==> v2 <==
Design ftdi_bridge, start of the top module:
module ftdi_bridge
#(
     parameter MODE             = "SYNC"
    ,parameter CLK_DIV          = 2
    ,parameter GP_OUTPUTS       = 32
    ,parameter GP_INPUTS        = 32
    ,parameter GPIO_ADDRESS     = 32'hf0000000
    ,parameter GP_IN_EVENT_MASK = 0
    ,parameter AXI_ID           = 0
)
(
     input           clk_i
    ,input           rst_i
    ,input           ftdi_rxf_i
    ,input           ftdi_txe_i
    ,input  [  7:0]  ftdi_data_in_i
    ,input           mem_awready_i
    ,input           mem_wready_i
    ,input           mem_bvalid_i
    ,input  [  1:0]  mem_bresp_i
    ,input  [  3:0]  mem_bid_i
    ,input           mem_arready_i
    ,input           mem_rvalid_i
    ,input  [ 31:0]  mem_rdata_i
    ,input  [  1:0]  mem_rresp_i
    ,input  [  3:0]  mem_rid_i
    ,input           mem_rlast_i
    ,input  [ 31:0]  gp_inputs_i
    ,output          ftdi_siwua_o
    ,output          ftdi_wrn_o
    ,output          ftdi_rdn_o
    ,output          ftdi_oen_o
    ,output [  7:0]  ftdi_data_out_o
    ,output          mem_awvalid_o
    ,output [ 31:0]  mem_awaddr_o
    ,output [  3:0]  mem_awid_o
    ,output [  7:0]  mem_awlen_o
    ,output [  1:0]  mem_awburst_o
    ,output          mem_wvalid_o
    ,output [ 31:0]  mem_wdata_o
    ,output [  3:0]  mem_wstrb_o
    ,output          mem_wlast_o
    ,output          mem_bready_o
    ,output          mem_arvalid_o
    ,output [ 31:0]  mem_araddr_o
    ,output [  3:0]  mem_arid_o
    ,output [  7:0]  mem_arlen_o
    ,output [  1:0]  mem_arburst_o
  ...
make LEC_CHECK=0 CAP_MARGIN=20 CORE_MARGIN=2 CORE_UTILIZATION=72 CTS_CLUSTER_DIAMETER=99 PLACE_DENSITY=0.67 SETUP_SLACK_MARGIN=-0.47 SLEW_MARGIN=20 finish   # period 6.28 ns
run.sh (not shown) runs the stock make flow with config.mk's settings and CLKGATE_MAP_FILE=.
==> inputs of v33, as changes to v2 <==
--- a/flow/config.mk
+++ b/flow/config.mk
@@ -9,6 +9,3 @@
 export CORE_MARGIN = 2
-export CORE_UTILIZATION = 72
-export CTS_CLUSTER_DIAMETER = 99
-export PLACE_DENSITY = 0.67
-export SETUP_SLACK_MARGIN = -0.47
+export CORE_UTILIZATION = 40
 export SLEW_MARGIN = 20
==> flow/constraint.sdc (replaced) <==
create_clock -name core_clock -period 5.43 [get_ports {clk_i}]
set_input_delay 1.0860 -clock core_clock [delete_from_list [all_inputs] [get_ports {clk_i}]]
set_output_delay 1.0860 -clock core_clock [all_outputs]
set_load 0.01 [all_outputs]
==> results.yml <==
# synthesis and place-and-route metrics
timing:
  slew_headroom_pct: 8.67
placed_design:
  dp_slack_ns: 1.75
  gp_congestion: 1.09
run_status:
  status: "complete, no violations"
critical_path:
  ff2ff_setup_slack_ns: 1.19
clock_network:
  cts-buffers-inserted: 120
floorplan:
  dieWidth_um: 271
power_and_ir_drop:
  clk-power_mw: 7.38
route:
  n_antenna_cell: 6
cells_and_area:
  post-route-cell-area_mm2: 0.0587
The numbers above come from v2.

==> results.yml <==
# synthesis and place-and-route metrics
logic_synthesis:
  topCombFamilyByArea: "simple AND/OR/NAND/NOR gates"
  yosysTopAreaCellShare_pct: 60.0
placed_design:
  gp_congestion: 1.00
  dp_slack_ns: 0.906
timing:
  slew_headroom_pct: 14.7
cells_and_area:
  buffers: 440
  post-route-cell-area_mm2: 0.0599
clock_network:
  worstSkewPairLatency_ns: 0.75
  cts-buffers-inserted: 119
critical_path:
  worst_path_largest_cell_delay_ns: 0.94
  ff2ff_setup_slack_ns: 0.81
run_status:
  status: "complete, no violations"
power_and_ir_drop:
  clk-power_mw: 8.60
  vdd_ir_drop_max_v: 0.000497
  maxPowerGroup: "sequential cells"
  p_comb_share_pct: 31.4
route:
  n_antenna_cell: 1
floorplan:
  dieWidth_um: 362
The numbers above come from v33.


========
==> inputs of job 3382 <==
Starting RTL as in the previous note.
==> flow/config.mk <==
export PLATFORM = sky130hd
export DESIGN_NAME = ftdi_bridge
export DESIGN_NICKNAME = ftdi_bridge
export VERILOG_FILES = /design/flow/design.v
export SDC_FILE = /design/flow/constraint.sdc
export NUM_CORES = 4
export LEC_CHECK = 0
export CAP_MARGIN = 20
export CORE_MARGIN = 2
export CORE_UTILIZATION = 70
export CTS_CLUSTER_SIZE = 57
export SETUP_SLACK_MARGIN = 0.86
export SLEW_MARGIN = 20
==> flow/constraint.sdc <==
create_clock -name core_clock -period 3.02 [get_ports {clk_i}]
set_input_delay 0.6040 -clock core_clock [delete_from_list [all_inputs] [get_ports {clk_i}]]
set_output_delay 0.6040 -clock core_clock [all_outputs]
set_load 0.01 [all_outputs]
==> job 1018: changes against job 3382 <==
Settings changed: CAP_MARGIN 20 to 5, CELL_PAD_IN_SITES_DETAIL_PLACEMENT set to 0, CELL_PAD_IN_SITES_GLOBAL_PLACEMENT set to 1, CORE_MARGIN 2 to 5, CORE_UTILIZATION 70 to 60, CTS_CLUSTER_SIZE 57 to 95, MAX_ROUTING_LAYER set to met5, SETUP_SLACK_MARGIN 0.86 to 0.71.
==> qor summary <==
quantity                                                        job 3382         job 1018
Outcome                                                   did not finish  failed layout checks
Last stage reached                              global routing (5_1_grt)                -
Layout check failures                                                  -     setup timing
Worst slack, placed                                            -0.727 ns        -0.723 ns
Number of clock buffers inserted by TritonCTS                        117              121
Area inside the core boundary                                 72,700 µm²       85,000 µm²
Seq cells post-synth                                               1,243            1,243
Standard cell area after detailed placement                   60,200 µm²       60,500 µm²
Yosys top cell area share                                          60.0%            60.0%
Number of cells upsized or downsized after cts                       418              471
Area share of fa/ha/maj cells after synthesis                     0.894%           0.894%
Buffers inserted by post-CTS timing repair                            72              106
Number of instances in the placed design                           5,358            5,566
Yosys synthesis warning count                                          4                4
Total cells reported by yosys after synthesis                      3,746            3,746
Gpl congestion                                                      1.13             1.16
Initial cell density of the core                                   70.5%            60.3%
Rows                                                                  99              107
Top-Level Pins                                                       272              272
Chip Width                                                        275 µm           302 µm
Async S/R FF share, synth                                          17.6%            17.6%
Aoi/oai-family share of the synthesized area                       10.4%            10.4%
Area reported by Yosys stat                                   51,200 µm²       51,200 µm²
Floorplan die height                                              275 µm           302 µm
HPWL reported at the end of detailed placement                136,000 µm       140,000 µm
Full die area                                                 75,400 µm²       91,300 µm²
Cell Type Count                                                       89               89
